==> 11-04: inputs <==
==> flow/design.v <==
module testpc(
	clock,   
	reset,   
	pc,   
	instruction,   
	mem_data,   
	mem_addr,   
	mem_wdata,   
	mwrite_enable,
	mread_enable,
	regwrite_enable,   
	write_addr,   
	reg_write_data   
	);
	input clock, reset;
	input [15:0] instruction, mem_data;
	output [15:0] pc, mem_addr, mem_wdata;
	output [15:0] reg_write_data;
	output mwrite_enable, mread_enable, regwrite_enable;
	output [2:0] write_addr;
	reg [15:0] pc, read_data1, read_data2, ext_imm_data, alu_result;
	reg [15:0] reg_write_data;
	reg [15:0] jump_addr, branch_addr;
	reg [15:0] mwrite_addr, mread_addr;
	reg [6:0] imm_data;
	reg [2:0] read_addr1, read_addr2, write_addr;
	reg [1:0] result_sel;
	reg regwrite_enable, func_sel, imm_sel, mwrite_enable;
	reg mread_enable, memtoreg_sel, jump_enable, branch_enable;
	reg [15:0] reg_table[0:7];
	reg [15:0] c, temp;
	reg c1, c2, s1;
	wire [15:0] b1;
	wire [15:0] and_result, not_result;
	assign mem_addr = alu_result;
	assign mem_wdata = read_data2;
	always@(posedge clock or negedge reset)
	begin
		if(reset == 1'b0)
			pc <= 16'b0000000000000000;
		else if(branch_enable == 1'b1)
		begin
			if(alu_result == 0)
				pc <= pc + branch_addr;
			else
				pc <= pc + 16'b0000000000000001;
		end
		else if(jump_enable == 1'b1)
			pc <= 16'b0000000000000000 + jump_addr;
		else
			pc <= pc + 16'b0000000000000001;
	end
	always@(instruction)
	begin
		begin
			if(instruction[15:13] == 3'b001 && instruction[3:0] <= 4'b0010)   
			begin
				if(instruction[3:0] == 4'b0000)   
				begin
					read_addr1 = instruction[12:10]; 
					read_addr2 = instruction[9:7];  
					write_addr = instruction[6:4];  
					imm_data = 7'b0000000;
					mwrite_addr = 16'b0000000000000000;
					mread_addr = 16'b0000000000000000;
					jump_addr = 16'b0000000000000000;
					branch_addr = 16'b0000000000000000;
					regwrite_enable = 1'b1;
					func_sel = 1'b0;
					result_sel = 2'b00;
					imm_sel = 1'b0;
					mwrite_enable = 1'b0;
					mread_enable = 1'b0;
					memtoreg_sel = 1'b0;
					jump_enable = 1'b0;
					branch_enable = 1'b0;
				end
				else if(instruction[3:0] == 4'b0001)   
				begin
					read_addr1 = instruction[12:10];  
					read_addr2 = instruction[9:7];  
					write_addr = instruction[6:4];  
					imm_data = 7'b0000000;
					mwrite_addr = 16'b0000000000000000;
					mread_addr = 16'b0000000000000000;
					jump_addr = 16'b0000000000000000;
					branch_addr = 16'b0000000000000000;
					regwrite_enable = 1'b1;
					func_sel = 1'b0;
					result_sel = 2'b10;
					imm_sel = 1'b0;
					mwrite_enable = 1'b0;
					mread_enable = 1'b0;
					memtoreg_sel = 1'b0;
					jump_enable = 1'b0;
					branch_enable =	1'b0;		
				end
				else   
				begin
					read_addr1 = instruction[12:10];  
					read_addr2 = instruction[9:7];  
					write_addr = instruction[6:4];  
					imm_data = 7'b0000000;
					mwrite_addr = 16'b0000000000000000;
					mread_addr = 16'b0000000000000000;
					jump_addr = 16'b0000000000000000;
					branch_addr = 16'b0000000000000000;
					regwrite_enable = 1'b1;
					func_sel = 1'b0;
					result_sel = 2'b11;
					imm_sel = 1'b0;
					mwrite_enable = 1'b0;
					mread_enable = 1'b0;
					memtoreg_sel = 1'b0;
					jump_enable = 1'b0;
					branch_enable =	1'b0;		
				end
			end
			else if(instruction[15:13] == 3'b011)   
			begin
				read_addr1 = instruction[12:10];  
				read_addr2 = 3'b000; 
				write_addr = instruction[9:7];  
				imm_data = instruction[6:0];  
				mwrite_addr = 16'b0000000000000000;
				mread_addr = 16'b0000000000000000;
				jump_addr = 16'b0000000000000000;
				branch_addr = 16'b0000000000000000;
				regwrite_enable = 1'b1;
				func_sel = 1'b0;
				result_sel = 2'b00;
				imm_sel = 1'b1;
				mwrite_enable = 1'b0;
				mread_enable = 1'b0;
				memtoreg_sel = 1'b0;
				jump_enable = 1'b0;
				branch_enable =	1'b0;	
			end
			else if(instruction[15:13] == 3'b100)   
			begin
				read_addr1 = instruction[12:10]; 
				read_addr2 = 3'b000;  
				write_addr = instruction[9:7]; 
				imm_data = instruction[6:0];  
				mwrite_addr = 16'b0000000000000000;
				mread_addr = instruction[12:10];
				jump_addr = 16'b0000000000000000;
				branch_addr = 16'b0000000000000000;
				regwrite_enable = 1'b1;
				func_sel = 1'b0;
				result_sel = 2'b00;
				imm_sel = 1'b1;
				mwrite_enable = 1'b0;
				mread_enable = 1'b1;
				memtoreg_sel = 1'b1;
				jump_enable = 1'b0;
				branch_enable =	1'b0;	
			end
			else if(instruction[15:13] == 3'b101)   
			begin
				read_addr1 = instruction[12:10]; 
				read_addr2 = instruction[9:7];
				write_addr = 3'b000;
				imm_data = instruction[6:0]; 
				mwrite_addr = instruction[9:7]; 
				mread_addr = 16'b0000000000000000;
				jump_addr = 16'b0000000000000000;
				branch_addr = 16'b0000000000000000;
				regwrite_enable = 1'b0;
				func_sel = 1'b0;
				result_sel = 2'b00;
				imm_sel = 1'b1;
				mwrite_enable = 1'b1;
				mread_enable = 1'b0;
				memtoreg_sel = 1'b0;
				jump_enable = 1'b0;
				branch_enable =	1'b0;	
			end
			else if(instruction[15:13] == 3'b110)   
			begin
				read_addr1 = instruction[12:10]; 
				read_addr2 = instruction[9:7]; 
				write_addr = 3'b000;
				imm_data = instruction[6:0]; 
				mwrite_addr = 16'b0000000000000000;
				mread_addr = 16'b0000000000000000;
				jump_addr = 16'b0000000000000000;
				branch_addr = instruction[6:0];
				regwrite_enable = 1'b0;
				func_sel = 1'b1;
				result_sel = 2'b00;
				imm_sel = 1'b0;
				mwrite_enable = 1'b0;
				mread_enable = 1'b0;
				memtoreg_sel = 1'b0;
				jump_enable = 1'b0;
				branch_enable =	1'b1;	
			end
			else if(instruction[15:13] == 3'b111)   
			begin
				read_addr1 = 3'b000;
				read_addr2 = 3'b000; 
				write_addr = 3'b000;
				imm_data = 7'b0000000;
				mwrite_addr = 16'b0000000000000000;
				mread_addr = 16'b0000000000000000;
				jump_addr = instruction[12:0];   
				branch_addr = 16'b0000000000000000;
				regwrite_enable = 1'b0;
				func_sel = 1'b0;
				result_sel = 2'b00;
				imm_sel = 1'b0;
				mwrite_enable = 1'b0;
				mread_enable = 1'b0;
				memtoreg_sel = 1'b0;
				jump_enable = 1'b1;
				branch_enable = 1'b0;	
			end
			else   
			begin
				read_addr1 = 3'b000;
				read_addr2 = 3'b000;
				write_addr = 3'b000;
				imm_data = 7'b0000000;
				mwrite_addr = 16'b0000000000000000;
				mread_addr = 16'b0000000000000000;
				jump_addr = 16'b0000000000000000;
				branch_addr = 16'b0000000000000000;
				regwrite_enable = 1'b0;
				func_sel = 1'b0;
				result_sel = 2'b00;
				imm_sel = 1'b0;
				mwrite_enable = 1'b0;
				mread_enable = 1'b0;
				memtoreg_sel = 1'b0;
				jump_enable = 1'b0;
				branch_enable =	1'b0;	
			end
		end
	end
	always@(alu_result, mem_data, memtoreg_sel)
	begin
		if(memtoreg_sel == 1'b1)
			reg_write_data = mem_data;
		else
			reg_write_data = alu_result;
	end
	always@(posedge clock or negedge reset)
	begin
		if(reset == 1'b0)   
		begin
			reg_table[0] <= 16'b0000000000000000;
			reg_table[1] <= 16'b0000000000000000;
			reg_table[2] <= 16'b0000000000000000;
			reg_table[3] <= 16'b0000000000000000;
			reg_table[4] <= 16'b0000000000000000;
			reg_table[5] <= 16'b0000000000000000;
			reg_table[6] <= 16'b0000000000000000;
			reg_table[7] <= 16'b0000000000000000;
		end
		else if(regwrite_enable == 1'b1)
			reg_table[write_addr] <= reg_write_data;
	end
	always@(*)
	begin
		read_data1 = reg_table[read_addr1];
		read_data2 = reg_table[read_addr2];
	end
	reg [15:0] mux_data;
	reg [15:0] adder_result;	
	always@(imm_data)
	begin
		if(imm_data[6] == 1'b1)
			ext_imm_data = 16'b1111111110000000 + imm_data;
		else
			ext_imm_data = 16'b0000000000000000 + imm_data;
	end
	always@(read_data2, ext_imm_data, imm_sel)
	begin
		if(imm_sel == 1'b0)
			mux_data = read_data2;
		else
			mux_data = ext_imm_data;
	end
	always@(mux_data, b1, func_sel)
	case(func_sel)
		1'b0 : temp = mux_data;
		1'b1 : temp = ~mux_data + 1;
	endcase
	assign b1 = temp;
	always@(*)
	begin
	adder_result[0] = read_data1[0] ^ b1[0];
	c[0] = read_data1[0] & b1[0];	
	s1 = b1[1] ^ c[0];
	c1 = b1[1] & c[0];
	adder_result[1] = read_data1[1] ^ s1;
	c2 = read_data1[1] & s1;
	c[1] = c1 | c2;
	s1 = b1[2] ^ c[1];
	c1 = b1[2] & c[1];
	adder_result[2] = read_data1[2] ^ s1;
	c2 = read_data1[2] & s1;
	c[2] = c1 | c2;	
	s1 = b1[3] ^ c[2];
	c1 = b1[3] & c[2];
	adder_result[3] = read_data1[3] ^ s1;
	c2 = read_data1[3] & s1;
	c[3] = c1 | c2;
	s1 = b1[4] ^ c[3];
	c1 = b1[4] & c[3];
	adder_result[4] = read_data1[4] ^ s1;
	c2 = read_data1[4] & s1;
	c[4] = c1 | c2;
	s1 = b1[5] ^ c[4];
	c1 = b1[5] & c[4];
	adder_result[5] = read_data1[5] ^ s1;
	c2 = read_data1[5] & s1;
	c[5] = c1 | c2;
	s1 = b1[6] ^ c[5];
	c1 = b1[6] & c[5];
	adder_result[6] = read_data1[6] ^ s1;
	c2 = read_data1[6] & s1;
	c[6] = c1 | c2;
	s1 = b1[7] ^ c[6];
	c1 = b1[7] & c[6];
	adder_result[7] = read_data1[7] ^ s1;
	c2 = read_data1[7] & s1;
	c[7] = c1 | c2;
	s1 = b1[8] ^ c[7];
	c1 = b1[8] & c[7];
	adder_result[8] = read_data1[8] ^ s1;
	c2 = read_data1[8] & s1;
	c[8] = c1 | c2;
	s1 = b1[9] ^ c[8];
	c1 = b1[9] & c[8];
	adder_result[9] = read_data1[9] ^ s1;
	c2 = read_data1[9] & s1;
	c[9] = c1 | c2;
	s1 = b1[10] ^ c[9];
	c1 = b1[10] & c[9];
	adder_result[10] = read_data1[10] ^ s1;
	c2 = read_data1[10] & s1;
	c[10] = c1 | c2;
	s1 = b1[11] ^ c[10];
	c1 = b1[11] & c[10];
	adder_result[11] = read_data1[11] ^ s1;
	c2 = read_data1[11] & s1;
	c[11] = c1 | c2;
	s1 = b1[12] ^ c[11];
	c1 = b1[12] & c[11];
	adder_result[12] = read_data1[12] ^ s1;
	c2 = read_data1[12] & s1;
	c[12] = c1 | c2;
	s1 = b1[13] ^ c[12];
	c1 = b1[13] & c[12];
	adder_result[13] = read_data1[13] ^ s1;
	c2 = read_data1[13] & s1;
	c[13] = c1 | c2;
	s1 = b1[14] ^ c[13];
	c1 = b1[14] & c[13];
	adder_result[14] = read_data1[14] ^ s1;
	c2 = read_data1[14] & s1;
	c[14] = c1 | c2;
	s1 = b1[15] ^ c[14];
	c1 = b1[15] & c[14];
	adder_result[15] = read_data1[15] ^ s1;
	c2 = read_data1[15] & s1;
	c[15] = c1 | c2;
	end
	assign and_result = read_data1 & mux_data;
	assign not_result = ~read_data1 + mux_data;
	always@(adder_result, and_result, not_result, result_sel)
	case(result_sel)
		2'b00 : alu_result = adder_result;
		2'b01 : 
		begin
			if(adder_result >= 0)
				alu_result = 8'b00000000;
			else
				alu_result = 8'b00000001;
		end
		2'b10 : alu_result = and_result;
		2'b11 : alu_result = not_result;
	endcase
endmodule
==> flow/run.sh <==
#!/bin/bash
# the make line also repeats each setting of config.mk as NAME=value (left out here)
make -C /OpenROAD-flow-scripts/flow DESIGN_CONFIG=/design/flow/config.mk WORK_HOME=/design/flow/orfs CLKGATE_MAP_FILE= finish
==> flow/config.mk <==
export PLATFORM = sky130hd
export DESIGN_NAME = testpc
export DESIGN_NICKNAME = testpc
export VERILOG_FILES = /design/flow/design.v
export SDC_FILE = /design/flow/constraint.sdc
export NUM_CORES = 4
export LEC_CHECK = 0
export CAP_MARGIN = 5
export CORE_ASPECT_RATIO = 0.88
export CORE_MARGIN = 2
export CORE_UTILIZATION = 72
export CTS_CLUSTER_SIZE = 43
export PLACE_DENSITY = 0.66
export SETUP_SLACK_MARGIN = 1.89
export SLEW_MARGIN = 20
==> flow/constraint.sdc <==
create_clock -name core_clock -period 10.6 [get_ports {clock}]
set_input_delay 2.1200 -clock core_clock [delete_from_list [all_inputs] [get_ports {clock}]]
set_output_delay 2.1200 -clock core_clock [all_outputs]
set_load 0.01 [all_outputs]
==> inputs of 01-26, as changes to 11-04 <==
==> flow/config.mk (replaced) <==
export PLATFORM = sky130hd
export DESIGN_NAME = testpc
export DESIGN_NICKNAME = testpc
export VERILOG_FILES = /design/flow/design.v
export SDC_FILE = /design/flow/constraint.sdc
export NUM_CORES = 4
export LEC_CHECK = 0
export ABC_AREA = 1
export CAP_MARGIN = 20
export CORE_MARGIN = 2
export CORE_UTILIZATION = 72
export CTS_CLUSTER_SIZE = 39
export HOLD_SLACK_MARGIN = 0.3
export PLACE_DENSITY = 0.7
export SETUP_SLACK_MARGIN = -0.77
export SLEW_MARGIN = 20
==> flow/constraint.sdc (replaced) <==
create_clock -name core_clock -period 10.7 [get_ports {clock}]
set_input_delay 2.1400 -clock core_clock [delete_from_list [all_inputs] [get_ports {clock}]]
set_output_delay 2.1400 -clock core_clock [all_outputs]
set_load 0.01 [all_outputs]
==> inputs of 10-19, as changes to 11-04 <==
==> flow/config.mk (replaced) <==
export PLATFORM = sky130hd
export DESIGN_NAME = testpc
export DESIGN_NICKNAME = testpc
export VERILOG_FILES = /design/flow/design.v
export SDC_FILE = /design/flow/constraint.sdc
export NUM_CORES = 4
export LEC_CHECK = 0
export CAP_MARGIN = 20
export CORE_MARGIN = 2
export CORE_UTILIZATION = 40
export SLEW_MARGIN = 20
==> flow/constraint.sdc (replaced) <==
create_clock -name core_clock -period 15.4 [get_ports {clock}]
set_input_delay 3.0800 -clock core_clock [delete_from_list [all_inputs] [get_ports {clock}]]
set_output_delay 3.0800 -clock core_clock [all_outputs]
set_load 0.01 [all_outputs]
==> inputs of 01-23, as changes to 11-04 <==
==> flow/config.mk (replaced) <==
export PLATFORM = sky130hd
export DESIGN_NAME = testpc
export DESIGN_NICKNAME = testpc
export VERILOG_FILES = /design/flow/design.v
export SDC_FILE = /design/flow/constraint.sdc
export NUM_CORES = 4
export LEC_CHECK = 0
export CAP_MARGIN = 20
export CORE_MARGIN = 2
export CORE_UTILIZATION = 68
export CTS_CLUSTER_SIZE = 32
export HOLD_SLACK_MARGIN = 0.3
export SETUP_SLACK_MARGIN = -0.66
export SLEW_MARGIN = 20
==> flow/constraint.sdc (replaced) <==
create_clock -name core_clock -period 11.0 [get_ports {clock}]
set_input_delay 2.2000 -clock core_clock [delete_from_list [all_inputs] [get_ports {clock}]]
set_output_delay 2.2000 -clock core_clock [all_outputs]
set_load 0.01 [all_outputs]
==> results <==
Portion of total power attributed to sequential cells: 01-23 0.231; 11-04 -; 10-19 0.244; 01-26 -
Cell area after placement: 01-23 13280 sq um; 11-04 13330 sq um; 10-19 12880 sq um; 01-26 13660 sq um
Synth Area in XOR/XNOR: 01-23 0.02880; 11-04 0.02880; 10-19 0.02880; 01-26 0.03076
Init Core Util: 01-23 0.6917; 11-04 0.7310; 10-19 0.4062; 01-26 0.7438
Result of the run: 01-23 complete, but fails checks; 11-04 stopped before the end; 10-19 finished clean; 01-26 stopped before the end
Stage where the flow stopped: 01-23 -; 11-04 5_1_grt; 10-19 -; 01-26 5_1_grt
Layout check failures: 01-23 setup timing; 11-04 -; 10-19 -; 01-26 -
CP startpoint kind: 01-23 primary input; 11-04 -; 10-19 primary input; 01-26 -
Total die size: 01-23 17130 sq um; 11-04 16210 sq um; 10-19 28710 sq um; 01-26 16840 sq um
Warning total across the stage logs: 01-23 46; 11-04 -; 10-19 41; 01-26 -
Rows: 01-23 46; 11-04 42; 10-19 60; 01-26 45
Number of pins exceeding their max-slew limit in the final report: 01-23 0; 11-04 -; 10-19 0; 01-26 -
Worst Setup Slack post-DPL: 01-23 -2.229 ns; 11-04 -2.455 ns; 10-19 -0.4250 ns; 01-26 -1.995 ns
Sum of negative setup slack: 01-23 -6.589 ns; 11-04 -; 10-19 0 ns; 01-26 -
Worst setup margin: 01-23 -1.161 ns; 11-04 -; 10-19 0.3445 ns; 01-26 -
Reg-to-reg setup timing slack: 01-23 2.26 ns; 11-04 -; 10-19 6.14 ns; 01-26 -
Cell area after technology mapping: 01-23 10950 sq um; 11-04 10950 sq um; 10-19 10950 sq um; 01-26 11390 sq um
Most popular library cell in the synthesized design by count: 01-23 sky130_fd_sc_hd__dfrtp_1; 11-04 sky130_fd_sc_hd__dfrtp_1; 10-19 sky130_fd_sc_hd__dfrtp_1; 01-26 sky130_fd_sc_hd__nand2_1
Cell area after layout: 01-23 14010 sq um; 11-04 -; 10-19 13580 sq um; 01-26 -
Adder and majority gate portion of the synthesized area: 01-23 0.07497; 11-04 0.07497; 10-19 0.07497; 01-26 0.07206
Worst Setup Path Type: 01-23 primary input to output port; 11-04 -; 10-19 primary input to output port; 01-26 -
Power in the clock group: 01-23 0.000613 W; 11-04 -; 10-19 0.000437 W; 01-26 -
Launch point of the worst path: 01-23 instruction[14]; 11-04 -; 10-19 instruction[13]; 01-26 -
Worst Hold Margin: 01-23 0.5190 ns; 11-04 -; 10-19 0.5119 ns; 01-26 -
Comb gates: 01-23 994; 11-04 -; 10-19 994; 01-26 -
Uppermost signal routing layer after detailed routing: 01-23 met4; 11-04 -; 10-19 met4; 01-26 -
Cell-internal power: 01-23 0.002284 W; 11-04 -; 10-19 0.001556 W; 01-26 -
Power is estimated from default activity; no workload was simulated.
